==> flow/design.v (excerpt) <==
module emaxi( 
   wr_wait, rd_wait, rr_access, rr_packet, m_axi_awid, m_axi_awaddr,
   m_axi_awlen, m_axi_awsize, m_axi_awburst, m_axi_awlock,
   m_axi_awcache, m_axi_awprot, m_axi_awqos, m_axi_awvalid, m_axi_wid,
   m_axi_wdata, m_axi_wstrb, m_axi_wlast, m_axi_wvalid, m_axi_bready,
   m_axi_arid, m_axi_araddr, m_axi_arlen, m_axi_arsize, m_axi_arburst,
   m_axi_arlock, m_axi_arcache, m_axi_arprot, m_axi_arqos,
   m_axi_arvalid, m_axi_rready,
   wr_access, wr_packet, rd_access, rd_packet, rr_wait, m_axi_aclk,
   m_axi_aresetn, m_axi_awready, m_axi_wready, m_axi_bid, m_axi_bresp,
   m_axi_bvalid, m_axi_arready, m_axi_rid, m_axi_rdata, m_axi_rresp,
   m_axi_rlast, m_axi_rvalid
   );
export LEC_CHECK = 0
export CAP_MARGIN = 20
export CORE_MARGIN = 2
export CORE_UTILIZATION = 72
export PLACE_DENSITY = 0.35
export SETUP_SLACK_MARGIN = 0.64
export SLEW_MARGIN = 20
create_clock -name core_clock -period 2.22 [get_ports {m_axi_aclk}]
run.sh (not shown) runs the stock make flow with config.mk's settings and CLKGATE_MAP_FILE=.
The first run produced a layout that fails on setup timing.
==> next run, changes <==
--- a/flow/config.mk
+++ b/flow/config.mk
@@ -10,3 +10 @@
-export CORE_UTILIZATION = 72
-export PLACE_DENSITY = 0.35
-export SETUP_SLACK_MARGIN = 0.64
+export CORE_UTILIZATION = 40
==> flow/constraint.sdc (replaced) <==
create_clock -name core_clock -period 3.6 [get_ports {m_axi_aclk}]
set_input_delay 0.7200 -clock core_clock [delete_from_list [all_inputs] [get_ports {m_axi_aclk}]]
set_output_delay 0.7200 -clock core_clock [all_outputs]
set_load 0.01 [all_outputs]
With this change the flow passed the timing, DRC and antenna checks.
Final area shrinks by 4.1%.
Clock power shrinks by 36%.
Clock skew grows by 0.020 ns.
Worst setup slack is better by 0.92 ns.
Routed wire length shrinks by 26%.
Sequential share of layout area grows by 2.2 points.
Global-route usage shrinks by 23 points.
Hold slack is better by 0.22 ns.
==> next run, changes <==
--- a/flow/config.mk
+++ b/flow/config.mk
@@ -10 +10,2 @@
-export CORE_UTILIZATION = 40
+export CORE_UTILIZATION = 70
+export SETUP_SLACK_MARGIN = 0.62
==> flow/constraint.sdc (replaced) <==
create_clock -name core_clock -period 2.08 [get_ports {m_axi_aclk}]
set_input_delay 0.4160 -clock core_clock [delete_from_list [all_inputs] [get_ports {m_axi_aclk}]]
set_output_delay 0.4160 -clock core_clock [all_outputs]
set_load 0.01 [all_outputs]
After rerunning: Now the flow finished but failed the layout checks on setup timing. Setup slack gets worse by 1.0 ns. First-iteration DRC count rises to 2.7 times its value. Clock-buffer cell count falls by 14. Design area rises by 6.7%.
==> next run, changes <==
--- a/flow/config.mk
+++ b/flow/config.mk
@@ -10,2 +10 @@
-export CORE_UTILIZATION = 70
-export SETUP_SLACK_MARGIN = 0.62
+export CORE_UTILIZATION = 66
==> flow/constraint.sdc (replaced) <==
create_clock -name core_clock -period 2.6 [get_ports {m_axi_aclk}]
set_input_delay 0.5200 -clock core_clock [delete_from_list [all_inputs] [get_ports {m_axi_aclk}]]
set_output_delay 0.5200 -clock core_clock [all_outputs]
set_load 0.01 [all_outputs]
This time the run completed without violations.
Global-route usage went down by 8.0 points.
Via count drops by 17%.
Clock skew goes down by 0.023 ns.
Die area grows by 6.0%.
Synthesized cell count does not change.
Hold slack improved by 0.13 ns.
Routed wire length goes down by 31%.
Power came out lower by 29%.
Cell area came out lower by 6.5%.
Sequential cell count does not change.
==> next run, changes <==
--- a/flow/config.mk
+++ b/flow/config.mk
@@ -10 +10,2 @@
-export CORE_UTILIZATION = 66
+export CORE_UTILIZATION = 60
+export SETUP_SLACK_MARGIN = 0.94
==> flow/constraint.sdc (replaced) <==
create_clock -name core_clock -period 3.55 [get_ports {m_axi_aclk}]
set_input_delay 0.7100 -clock core_clock [delete_from_list [all_inputs] [get_ports {m_axi_aclk}]]
set_output_delay 0.7100 -clock core_clock [all_outputs]
set_load 0.01 [all_outputs]
What happened: Synthesized area does not change; sequential power fell by 26%; cell count grows by 0.38%; total power drops by 28%; routed wire length came out lower by 3.9%; first-iteration DRC count came out lower by 24%; worst setup slack gains 0.94 ns; core utilization decreases by 8.5 points; global-route usage is lower by 4.2 points.

* * *

Starting RTL as in the previous note.
make LEC_CHECK=0 CAP_MARGIN=20 CORE_MARGIN=2 CORE_UTILIZATION=57 SETUP_SLACK_MARGIN=-0.33 SLEW_MARGIN=20 TNS_END_PERCENT=5 finish   # period 4.42 ns
Rerun with:
--- a/flow/config.mk
+++ b/flow/config.mk
@@ -10,2 +10 @@
-export CORE_UTILIZATION = 57
-export SETUP_SLACK_MARGIN = -0.33
+export CORE_UTILIZATION = 40
@@ -13 +11,0 @@
-export TNS_END_PERCENT = 5
==> flow/constraint.sdc (replaced) <==
create_clock -name core_clock -period 2.12 [get_ports {m_axi_aclk}]
set_input_delay 0.4240 -clock core_clock [delete_from_list [all_inputs] [get_ports {m_axi_aclk}]]
set_output_delay 0.4240 -clock core_clock [all_outputs]
set_load 0.01 [all_outputs]
After rerunning: With this change the flow finished but failed the layout checks on negative setup slack. Sequential power went up by about 110%. First-iteration DRC count went up by 14%. Routed wire length went up by about 9%. Global-route usage went down by 7.1 points.
Rerun with:
--- a/flow/config.mk
+++ b/flow/config.mk
@@ -10 +10,2 @@
-export CORE_UTILIZATION = 40
+export CORE_UTILIZATION = 72
+export SETUP_SLACK_MARGIN = 0.62
==> flow/constraint.sdc (replaced) <==
create_clock -name core_clock -period 2.09 [get_ports {m_axi_aclk}]
set_input_delay 0.4180 -clock core_clock [delete_from_list [all_inputs] [get_ports {m_axi_aclk}]]
set_output_delay 0.4180 -clock core_clock [all_outputs]
set_load 0.01 [all_outputs]
Result: The changed run aborted during global routing (5_1_grt), error ODB-0269; synthesized area stays the same; die size falls by 44%; synthesized cell count does not change.

* * *

== lane 1 ==
Starting RTL as in the previous note.
export LEC_CHECK = 0
export CAP_MARGIN = 20
export CORE_MARGIN = 2
export CORE_UTILIZATION = 72
export CTS_CLUSTER_DIAMETER = 316
export CTS_CLUSTER_SIZE = 14
export SETUP_SLACK_MARGIN = -0.14
export SLEW_MARGIN = 20
create_clock -name core_clock -period 2.02 [get_ports {m_axi_aclk}]
Layout checks on lane 1: not met. Flow itself completed; violations: negative setup slack.
Input-level comparison between lane 2 and lane 1:
- CTS_CLUSTER_DIAMETER removed (was 316)
- PLACE_DENSITY newly set to 0.38
- SETUP_SLACK_MARGIN removed (was -0.14)
- CORE_UTILIZATION changed from 72 to 70
- CTS_CLUSTER_SIZE changed from 14 to 88
- ABC_AREA newly set to 1
--- outcome ---
Lane 1: complete, dirty (negative setup slack). Although it ran to completion, lane 2 produced a layout that fails the final checks because of negative setup slack. In the tables for lane 1 and lane 2, share of cell area taken by multi-input logic gates reads higher with lane 2. Changes observed in lane 2 relative to lane 1: first-pass GRT wire length now sits higher, final area now sits higher, signal arrival time at the worst endpoint now sits lower, sequential share of layout area now sits lower. Summary of lane 2 over lane 1: total of endpoints with negative setup slack in the final report now smaller, relative max-transition margin higher, die area shows an increase of 6.3%, total stage count of the critical path went up, clock network fraction of design power rose by 0.5 points.
diff inputs: lane 2 => lane 3
- clearing PLACE_DENSITY, which used to be 0.38
- clearing ABC_AREA, which used to be 1
- swapping 88 for 14 in CTS_CLUSTER_SIZE
==> results <==
To summarise lane 3: no stage aborted, but the layout did not pass its checks, failing on negative setup slack.
Slew of the pin with the lowest slew margin | lane 3 above lane 2
Of the two values seen for endpoint of the worst setup timing path, fifo_async.mem.generic.memory_dp.rd_dout[17]$_DFFE_PP_ was produced by lane 2 and fifo_async.mem.generic.memory_dp.rd_dout[2]$_DFFE_PP_ by lane 3.
Yosys synthesis chip area was lower in the run labelled lane 3.
Cell area after synthesis in lane 3 is 3.4% below lane 2.
In the tables for lane 3 and lane 2, final cell count without fillers reads lower with lane 3.
### lane 3 -> lane 4
- CTS_CLUSTER_SIZE changed from 14 to 90
- ABC_AREA newly set to 1
Each of lane 3 and lane 4 falls short of a clean finish.
Final checks on lane 4, whose flow otherwise completed, came back failing, citing negative setup slack.
Routing usage on met1, lane 3 and lane 4: smaller value in lane 4
--- input diff lane 4..lane 5 ---
- PLACE_DENSITY_LB_ADDON now 0.25, previously not set
- ABC_AREA no longer set, was 1
- CTS_CLUSTER_SIZE now 14, was 90
- SETUP_SLACK_MARGIN now -0.15, previously not set
- CORE_UTILIZATION now 72, was 70
Complete run, failing final checks: lane 5, reason negative setup slack.
Wire length after detailed routing deteriorates in lane 5 relative to lane 4.
Horizontal die dimension down 3.0% in lane 5 wrt lane 4
Hold buffer count at cts (lane 5 over lane 4): decrease, 1
Lane 5 vs. lane 4: switching power of the nets dropped 7100 µW, non-clock buffer count dropped 14, number of buffer and inverter stages on the critical path dropped 1, number of max-slew violations in the final report barely changed.
Looking at worst-case headroom to the max-slew limit across both flows, lane 5 is the weaker of the two, with lane 4 ahead.
When lane 5 is measured against lane 4, its detail-routed via count per cell turns out 14% higher.

* * *

emaxi again, from the RTL that the note above started with.
==> flow/design.v (excerpt) <==
module emaxi( 
   wr_wait, rd_wait, rr_access, rr_packet, m_axi_awid, m_axi_awaddr,
   m_axi_awlen, m_axi_awsize, m_axi_awburst, m_axi_awlock,
   m_axi_awcache, m_axi_awprot, m_axi_awqos, m_axi_awvalid, m_axi_wid,
   m_axi_wdata, m_axi_wstrb, m_axi_wlast, m_axi_wvalid, m_axi_bready,
   m_axi_arid, m_axi_araddr, m_axi_arlen, m_axi_arsize, m_axi_arburst,
   m_axi_arlock, m_axi_arcache, m_axi_arprot, m_axi_arqos,
   m_axi_arvalid, m_axi_rready,
   wr_access, wr_packet, rd_access, rd_packet, rr_wait, m_axi_aclk,
   m_axi_aresetn, m_axi_awready, m_axi_wready, m_axi_bid, m_axi_bresp,
   m_axi_bvalid, m_axi_arready, m_axi_rid, m_axi_rdata, m_axi_rresp,
   m_axi_rlast, m_axi_rvalid
   );
make LEC_CHECK=0 CAP_MARGIN=0 CELL_PAD_IN_SITES_DETAIL_PLACEMENT=1 CELL_PAD_IN_SITES_GLOBAL_PLACEMENT=2 CORE_ASPECT_RATIO=1.74 CORE_MARGIN=8 CORE_UTILIZATION=40 CTS_CLUSTER_SIZE=35 GPL_ROUTABILITY_DRIVEN=1 GPL_TIMING_DRIVEN=0 HOLD_SLACK_MARGIN=0.04 MAX_ROUTING_LAYER=met5 SLEW_MARGIN=40 TNS_END_PERCENT=80 finish   # period 5.62 ns
The baseline finished clean.
Rerun with:
==> flow/config.mk (replaced) <==
export PLATFORM = sky130hd
export DESIGN_NAME = emaxi
export DESIGN_NICKNAME = emaxi
export VERILOG_FILES = /design/flow/design.v
export SDC_FILE = /design/flow/constraint.sdc
export NUM_CORES = 4
export LEC_CHECK = 0
export CAP_MARGIN = 20
export CORE_MARGIN = 2
export CORE_UTILIZATION = 56
export SLEW_MARGIN = 20
==> flow/constraint.sdc (replaced) <==
create_clock -name core_clock -period 3.6 [get_ports {m_axi_aclk}]
set_input_delay 0.7200 -clock core_clock [delete_from_list [all_inputs] [get_ports {m_axi_aclk}]]
set_output_delay 0.7200 -clock core_clock [all_outputs]
set_load 0.01 [all_outputs]
What happened: The new run went through all stages and came out clean. Global-route usage grows by 3.4 points. Design area decreases by 3.7%. Power grows by 52%. Clock skew decreases by 0.040 ns. Area after synthesis is unchanged. Final cell count fell by about 12%.
Rerun with:
--- a/flow/config.mk
+++ b/flow/config.mk
@@ -9,3 +9,4 @@
 export CORE_MARGIN = 2
-export CORE_UTILIZATION = 56
+export CORE_UTILIZATION = 70
+export SETUP_SLACK_MARGIN = 0.5
 export SLEW_MARGIN = 20
==> flow/constraint.sdc (replaced) <==
create_clock -name core_clock -period 2.06 [get_ports {m_axi_aclk}]
set_input_delay 0.4120 -clock core_clock [delete_from_list [all_inputs] [get_ports {m_axi_aclk}]]
set_output_delay 0.4120 -clock core_clock [all_outputs]
set_load 0.01 [all_outputs]
Outcome:
- This time the run produced a layout that fails on negative setup slack
- final cell count barely changes
- critical path depth increases by 6
- clock skew rose by 0.013 ns
- combinational power rises to 2.5 times its value
- die area shrinks by about a fifth
Power is estimated from default activity; no workload was simulated.
